Design FIFO, start of the top module:
module FIFO(clk, rst, wr_en, rd_en, buf_in, buf_out, buf_empty, buf_full, fifo_counter);
input clk, rst, wr_en, rd_en;
input [7:0] buf_in;
output [7:0] buf_out;
output buf_empty, buf_full;
output [6:0] fifo_counter;
reg [7:0] buf_out;
reg buf_empty, buf_full;
reg [6:0] fifo_counter;
reg [5:0] rd_ptr, wr_ptr;
reg [7:0] buf_mem[63:0];
always@ (fifo_counter) begin
    buf_empty = (fifo_counter == 0);  
    buf_full = (fifo_counter == 64);  
end
always @(posedge clk or posedge rst) begin
    if( rst )  
        fifo_counter <= 0;
    else if((!buf_full && wr_en) && (!buf_empty && rd_en))  
        fifo_counter <= fifo_counter;
    else if (!buf_full && wr_en)  
        fifo_counter <= fifo_counter + 1;
    else if (!buf_empty && rd_en)  
        fifo_counter <= fifo_counter - 1;
    else  
        fifo_counter <= fifo_counter;
end
always @(posedge clk or posedge rst) begin
    if (rst)  
        buf_out <= 0;
    else begin
        if (rd_en && !buf_empty)
            buf_out <= buf_mem[rd_ptr];
        else  
            buf_out <= buf_out;
    end
end
always @(posedge clk) begin
    if (!buf_full && wr_en)
        buf_mem[wr_ptr] <= buf_in;
    else
        buf_mem[wr_ptr] <= buf_mem[wr_ptr];
end
always @(posedge clk or posedge rst) begin
    if(rst) begin
        wr_ptr <= 0;
        rd_ptr <= 0;
    end
    else begin
        if (!buf_full && wr_en)  
            wr_ptr <= wr_ptr + 1;
        else  
            wr_ptr <= wr_ptr;
        if (!buf_empty && rd_en)  
            rd_ptr <= rd_ptr + 1;
        else  
            rd_ptr <= rd_ptr;               
    end
end
endmodule
Size in the first run: roughly 2100 cells after synthesis, about 540 flip-flops, ~23000 um^2 of cells after synthesis.
clock: 2.07 ns
lec_check: 0
abc_area: 1
cap_margin: 20
cell_pad_in_sites_global_placement: 0
core_aspect_ratio: 0.98
core_margin: 2
core_utilization: 72
cts_cluster_diameter: 349
cts_cluster_size: 14
gpl_timing_driven: 1
max_routing_layer: met4
place_density_lb_addon: 0.08
setup_slack_margin: 0.07
slew_margin: 25
tns_end_percent: 60
run.sh (not shown) runs the stock make flow with config.mk's settings and CLKGATE_MAP_FILE=.
The first run reached the layout checks and failed them: setup timing.
Edit:
==> flow/config.mk (replaced) <==
export PLATFORM = sky130hd
export DESIGN_NAME = FIFO
export DESIGN_NICKNAME = FIFO
export VERILOG_FILES = /design/flow/design.v
export SDC_FILE = /design/flow/constraint.sdc
export NUM_CORES = 4
export LEC_CHECK = 0
export ABC_AREA = 1
export CAP_MARGIN = 20
export CORE_ASPECT_RATIO = 1.42
export CORE_MARGIN = 2
export CORE_UTILIZATION = 72
export SLEW_MARGIN = 20
==> flow/constraint.sdc (replaced) <==
create_clock -name core_clock -period 2.06 [get_ports {clk}]
set_input_delay 0.4120 -clock core_clock [delete_from_list [all_inputs] [get_ports {clk}]]
set_output_delay 0.4120 -clock core_clock [all_outputs]
set_load 0.01 [all_outputs]
Result: The new run reached the layout checks and failed them: setup timing. Wire length drops by about 8%. Count of clock-buffer cells in the layout drops by 17. Via count drops by 7.0%. Flip-flop count stays the same. First-iteration DRC count drops by 34%. Synthesized area does not change. Fmax drops by about 0.9%. Global-route usage drops by 2.0 points. Power drops by about 2.5%. Setup slack degrades by 0.030 ns.
Edit:
--- a/flow/config.mk
+++ b/flow/config.mk
@@ -6,8 +6,6 @@
 export NUM_CORES = 4
 export LEC_CHECK = 0
-export ABC_AREA = 1
 export CAP_MARGIN = 20
-export CORE_ASPECT_RATIO = 1.42
 export CORE_MARGIN = 2
-export CORE_UTILIZATION = 72
+export CORE_UTILIZATION = 41
 export SLEW_MARGIN = 20
==> flow/constraint.sdc (replaced) <==
create_clock -name core_clock -period 3.71 [get_ports {clk}]
set_input_delay 0.7420 -clock core_clock [delete_from_list [all_inputs] [get_ports {clk}]]
set_output_delay 0.7420 -clock core_clock [all_outputs]
set_load 0.01 [all_outputs]
After rerunning: The changed run went through all stages and came out clean; power decreases by 54%; via count drops by 35%; cell area is lower by 9.7%; critical path depth shrinks by 14; utilization goes down by 38 points; wire length is lower by 25%; clock-buffer cell count climbs by 18; final cell count fell by 28%; synthesized area decreases by 7.0%; worst setup slack is better by 0.46 ns; combinational power fell by about 70%.
Edit:
--- a/flow/config.mk
+++ b/flow/config.mk
@@ -6,6 +6,7 @@
 export NUM_CORES = 4
 export LEC_CHECK = 0
+export ABC_AREA = 1
 export CAP_MARGIN = 20
 export CORE_MARGIN = 2
-export CORE_UTILIZATION = 41
+export CORE_UTILIZATION = 16
 export SLEW_MARGIN = 20
==> flow/constraint.sdc (replaced) <==
create_clock -name core_clock -period 2.05 [get_ports {clk}]
set_input_delay 0.4100 -clock core_clock [delete_from_list [all_inputs] [get_ports {clk}]]
set_output_delay 0.4100 -clock core_clock [all_outputs]
set_load 0.01 [all_outputs]
This time the run completed and failed the layout checks on setup timing.
Power goes up by about 120%.
Hold slack loses 0.32 ns.
Count of clock-buffer cells in the layout is lower by 8.
Wire length rose by 35%.
Design area rises by 21%.
Final cell count goes up by about 120%.
Sequential power rose by 74%.

* * *

## the previous run
The RTL this note starts from:
==> flow/design.v <==
`timescale 1ns / 1ps
module FIFO(clk, rst, wr_en, rd_en, buf_in, buf_out, buf_empty, buf_full, fifo_counter);
input clk, rst, wr_en, rd_en;
input [7:0] buf_in;
output [7:0] buf_out;
output buf_empty, buf_full;
output [6:0] fifo_counter;
reg [7:0] buf_out;
reg buf_empty, buf_full;
reg [6:0] fifo_counter;
reg [5:0] rd_ptr, wr_ptr;
reg [7:0] buf_mem[63:0];
always@ (fifo_counter) begin
    buf_empty = (fifo_counter == 0);  
    buf_full = (fifo_counter == 64);  
end
always @(posedge clk or posedge rst) begin
    if( rst )  
        fifo_counter <= 0;
    else if((!buf_full && wr_en) && (!buf_empty && rd_en))  
        fifo_counter <= fifo_counter;
    else if (!buf_full && wr_en)  
        fifo_counter <= fifo_counter + 1;
    else if (!buf_empty && rd_en)  
        fifo_counter <= fifo_counter - 1;
    else  
        fifo_counter <= fifo_counter;
end
always @(posedge clk or posedge rst) begin
    if (rst)  
        buf_out <= 0;
    else begin
        if (rd_en && !buf_empty)
            buf_out <= buf_mem[rd_ptr];
        else  
            buf_out <= buf_out;
    end
end
always @(posedge clk) begin
    if (!buf_full && wr_en)
        buf_mem[wr_ptr] <= buf_in;
    else
        buf_mem[wr_ptr] <= buf_mem[wr_ptr];
end
always @(posedge clk or posedge rst) begin
    if(rst) begin
        wr_ptr <= 0;
        rd_ptr <= 0;
    end
    else begin
        if (!buf_full && wr_en)  
            wr_ptr <= wr_ptr + 1;
        else  
            wr_ptr <= wr_ptr;
        if (!buf_empty && rd_en)  
            rd_ptr <= rd_ptr + 1;
        else  
            rd_ptr <= rd_ptr;               
    end
end
endmodule
Settings: LEC_CHECK=0, ABC_AREA=1, CAP_MARGIN=20, CORE_MARGIN=2, CORE_UTILIZATION=68, SLEW_MARGIN=20; clock period 2.16 ns.
STATUS run=the previous run STAGES=ALL_DONE FINAL_CHECKS=FAILED CAUSE=negative setup slack
The inputs of the current run differ from those of the previous run as listed below.
--- a/flow/config.mk
+++ b/flow/config.mk
@@ -6,7 +6,6 @@
 export NUM_CORES = 4
 export LEC_CHECK = 0
-export ABC_AREA = 1
 export CAP_MARGIN = 20
 export CORE_MARGIN = 2
-export CORE_UTILIZATION = 68
+export CORE_UTILIZATION = 70
 export SLEW_MARGIN = 20
==> flow/constraint.sdc <==
create_clock -name core_clock -period 2.08 [get_ports {clk}]
set_input_delay 0.4160 -clock core_clock [delete_from_list [all_inputs] [get_ports {clk}]]
set_output_delay 0.4160 -clock core_clock [all_outputs]
set_load 0.01 [all_outputs]
==> results <==
The current run vs the previous run, main kind of combinational logic by area: multiplexers vs simple AND/OR/NAND/NOR gates
The source of the critical timing path comes out fifo_counter[0] in one run and fifo_counter[4] in the other, namely in the previous run and the current run respectively.
The current run ended with more fraction of synthesized area in multiplexers than the previous run.
[compare] base=the previous run new=the current run: synthesized cell count went down about 50%, post-detailed-route wirelength per cell has increased, net switching share of the total power -6.8 points, buffer count from post-CTS setup fixing saw an increase.
The current run -> stages 100% | layout checks FAIL | negative setup slack
The previous run → the current run: clock latency reported for the late side of the worst-skew pair went down; global router's overall resource usage went down.
Per the comparison of the current run with the previous run, DRC violation count after routing did not really move, setup slack went down.
Total standard cell area after synthesis on the current run is down relative to the previous run.
Power per unit of standard cell area across the previous run and the current run: no real change.

* * *

== beta ==
Starts from the design.v that is shown in full above.
Settings: LEC_CHECK=0, ABC_AREA=1, CAP_MARGIN=20, CELL_PAD_IN_SITES_GLOBAL_PLACEMENT=0, CORE_ASPECT_RATIO=0.98, CORE_MARGIN=2, CORE_UTILIZATION=72, CTS_CLUSTER_DIAMETER=349, CTS_CLUSTER_SIZE=14, GPL_TIMING_DRIVEN=1, MAX_ROUTING_LAYER=met4, PLACE_DENSITY=0.38, SETUP_SLACK_MARGIN=-0.09, SLEW_MARGIN=25, TNS_END_PERCENT=60; clock period 2.07 ns.
From the logs: beta reached the end of the flow and failed the layout checks with setup timing.
For delta, these inputs were changed with respect to beta:
# beta
export LEC_CHECK = 0
export ABC_AREA = 1
export CAP_MARGIN = 20
export CELL_PAD_IN_SITES_GLOBAL_PLACEMENT = 0
export CORE_ASPECT_RATIO = 0.98
export CORE_MARGIN = 2
export CORE_UTILIZATION = 72
export CTS_CLUSTER_DIAMETER = 349
export CTS_CLUSTER_SIZE = 14
export GPL_TIMING_DRIVEN = 1
export MAX_ROUTING_LAYER = met4
export PLACE_DENSITY = 0.38
export SETUP_SLACK_MARGIN = -0.09
export SLEW_MARGIN = 25
export TNS_END_PERCENT = 60
create_clock -name core_clock -period 2.07 [get_ports {clk}]
# delta
export LEC_CHECK = 0
export ABC_AREA = 1
export CAP_MARGIN = 20
export CORE_MARGIN = 2
export CORE_UTILIZATION = 72
export SLEW_MARGIN = 20
create_clock -name core_clock -period 6.49 [get_ports {clk}]
- delta: done, clean on timing, DRC and antenna
- delta ends up with a total wirelength of the detailed-routed design that is about 4.3% lower than in beta.
- Comparing beta and delta, the lower overall power of the completed layout was measured on delta.
- [compare] base=beta new=delta: via count lost 553; worst reg-to-reg path cell count now smaller; final design utilization now smaller; count of buffers not belonging to the clock network in the layout went down about 80%.
- delta against beta: clock latency on the worst-skew pair shows an increase of 20 ps; measured slew at the worst slew-check pin shows an increase of 440 ps.
- Compared to beta, delta has area of the multi-input gates 3.8% lower.
- Re area of the synthesized netlist per yosys stat: no difference whatsoever between delta and beta.
- In the metrics for beta and delta, the one carrying the lower cell depth of the worst setup path is delta.

* * *

RTL: the design.v shown in full above, as it stands there.
export LEC_CHECK = 0
export ABC_AREA = 1
export CAP_MARGIN = 20
export CORE_MARGIN = 2
export CORE_UTILIZATION = 72
export CTS_CLUSTER_DIAMETER = 30
export PLACE_DENSITY_LB_ADDON = 0.06
export SETUP_SLACK_MARGIN = 0.58
export SLEW_MARGIN = 20
create_clock -name core_clock -period 2.08 [get_ports {clk}]
The starting point never finished: it broke off in global routing (5_1_grt) with GRT-0232.
Next try:
ABC_AREA = default   (was 1)
CORE_UTILIZATION = 40   (was 72)
CTS_CLUSTER_DIAMETER = default   (was 30)
PLACE_DENSITY_LB_ADDON = default   (was 0.06)
SETUP_SLACK_MARGIN = default   (was 0.58)
clock period = 5.0 ns   (was 2.08 ns; I/O delays follow)
Now the flow completed without violations.
Die area climbs by 66%.
Synthesized area drops by 7.0%.
Synthesized cell count drops by 48%.

* * *

Starts from the design.v that is shown in full above.
clock: 5.0 ns
lec_check: 0
abc_area: 1
cap_margin: 30
cell_pad_in_sites_detail_placement: 2
cell_pad_in_sites_global_placement: 2
core_margin: 2
core_utilization: 40
cts_cluster_diameter: 345
gpl_timing_driven: 0
max_routing_layer: met4
setup_slack_margin: -0.42
slew_margin: 20
tns_end_percent: 55
The baseline finished with timing, DRC and antenna clean.
==> next run, changes <==
ABC_AREA = default   (was 1)
MAX_ROUTING_LAYER = default   (was met4)
=>
- The new run completed without violations
- die area fell by a few percent
- clock power fell slightly
- power fell by roughly a tenth
- register-to-register slack gets better by 160 ps
- worst setup slack gets worse by 67 ps

* * *

// FIFO: RTL as listed in full above, without the edits since
clock: 3.06 ns
lec_check: 0
cap_margin: 20
cell_pad_in_sites_global_placement: 0
core_aspect_ratio: 0.98
core_margin: 2
core_utilization: 71
cts_cluster_diameter: 349
gpl_timing_driven: 1
max_routing_layer: met4
place_density_lb_addon: 0.02
setup_slack_margin: 0.52
slew_margin: 25
tns_end_percent: 60
The starting point went through all stages and came out clean.
==> next run, changes <==
--- a/flow/config.mk
+++ b/flow/config.mk
@@ -10,10 +10,11 @@
 export CORE_ASPECT_RATIO = 0.98
 export CORE_MARGIN = 2
-export CORE_UTILIZATION = 71
+export CORE_UTILIZATION = 72
 export CTS_CLUSTER_DIAMETER = 349
+export CTS_CLUSTER_SIZE = 14
 export GPL_TIMING_DRIVEN = 1
 export MAX_ROUTING_LAYER = met4
 export PLACE_DENSITY_LB_ADDON = 0.02
-export SETUP_SLACK_MARGIN = 0.52
+export SETUP_SLACK_MARGIN = 0.87
 export SLEW_MARGIN = 25
 export TNS_END_PERCENT = 60
Outcome: Register-to-register slack is about the same; first-iteration DRC count climbs slightly; fmax falls slightly; clock-buffer cell count came out lower by 2.

* * *

== lane 1 ==
Starts from the design.v that is shown in full above.
clock: 2.08 ns
lec_check: 0
abc_area: 0
cap_margin: 20
core_margin: 2
core_utilization: 72
cts_cluster_diameter: 363
place_density: 0.36
setup_slack_margin: -0.19
slew_margin: 20
Lane 1 ran in full, but the layout does not pass; the checks complain about setup timing.
diff inputs: lane 1 => lane 2
- clearing SETUP_SLACK_MARGIN, which used to be -0.19
- clearing PLACE_DENSITY, which used to be 0.36
- clearing ABC_AREA, which used to be 0
- clearing CTS_CLUSTER_DIAMETER, which used to be 363
- swapping 72 for 40 in CORE_UTILIZATION
- swapping 2.08 for 3.71 in the clock period (ns, I/O delays scaled along)
[summary]
- Lane 2 completed; timing, DRC and antenna clean
- Clock network fraction of total power for lane 2 is higher than for lane 1.
- In the reports for lane 2 and lane 1, the larger fraction of cell area in non-clock buffers belongs to lane 1.
- Going from lane 1 to lane 2, proportion of cell area spent on the clock network up 1.1 points, required time reported for the critical path endpoint up 0.45 ns.
- The design area number comes out lower for lane 2 vs lane 1.
- Re share of total power in combinational logic: lane 2 is 11 points down on lane 1.
## Diff of input files: lane 3 against lane 2
- putting TNS_END_PERCENT at 5 where nothing was set
- swapping 40 for 66 in CORE_UTILIZATION
- swapping 20 for 5 in CAP_MARGIN
- putting CTS_CLUSTER_SIZE at 54 where nothing was set
- swapping 3.71 for 4.1 in the clock period (ns, I/O delays scaled along)
[summary]
Power share of the clock group came out lower on lane 3 than on lane 2.
Wire length, lane 3 vs lane 2: up slightly
Between lane 3 and lane 2, the total leakage power is lower for lane 3.
Row arrival time at the worst endpoint: lane 3 lower / lane 2 higher
Comparing lane 3 against lane 2, there is no change at all in average instance area after synthesis.
Inputs modified between lane 3 and lane 4:
- ABC_AREA newly set to 0
- CORE_MARGIN changed from 2 to 5
- PLACE_DENSITY newly set to 0.45
- CAP_MARGIN changed from 5 to 20
- CTS_CLUSTER_SIZE removed (was 54)
- CORE_UTILIZATION changed from 66 to 16
- TNS_END_PERCENT removed (was 5)
- the clock period (ns, I/O delays scaled along) changed from 4.1 to 2.05
==> results <==
STATUS run=lane 4 STAGES=ALL_DONE FINAL_CHECKS=FAILED CAUSE=setup timing
Lane 3 reached the final stage; the timing, DRC and antenna checks on its layout passed.
Looking at aggregate routed wire length, lane 4 sits 9.4 mm higher than lane 3 does.
The lower clock network power share of lane 3 and lane 4 is in lane 4.
Between lane 4 and lane 3, it is lane 4 whose met1 wire length is higher, by 25%.
Post-detailed-placement cell area of lane 4 exceeds that of lane 3 by more than 10%.
In the final reports, the cell area of lane 4 is larger than that of lane 3.
The power in sequential cells in lane 3 is 0.52 times that in lane 4.
Lane 4: count of non-CTS buffers in the layout higher than lane 3
Setup slack of the critical path after layout, lane 3 and lane 4: larger value in lane 3
Summary of the comparison: worst-case headroom to the max-slew limit is higher in lane 4, relative to lane 3.
Power is estimated from default activity; no workload was simulated.
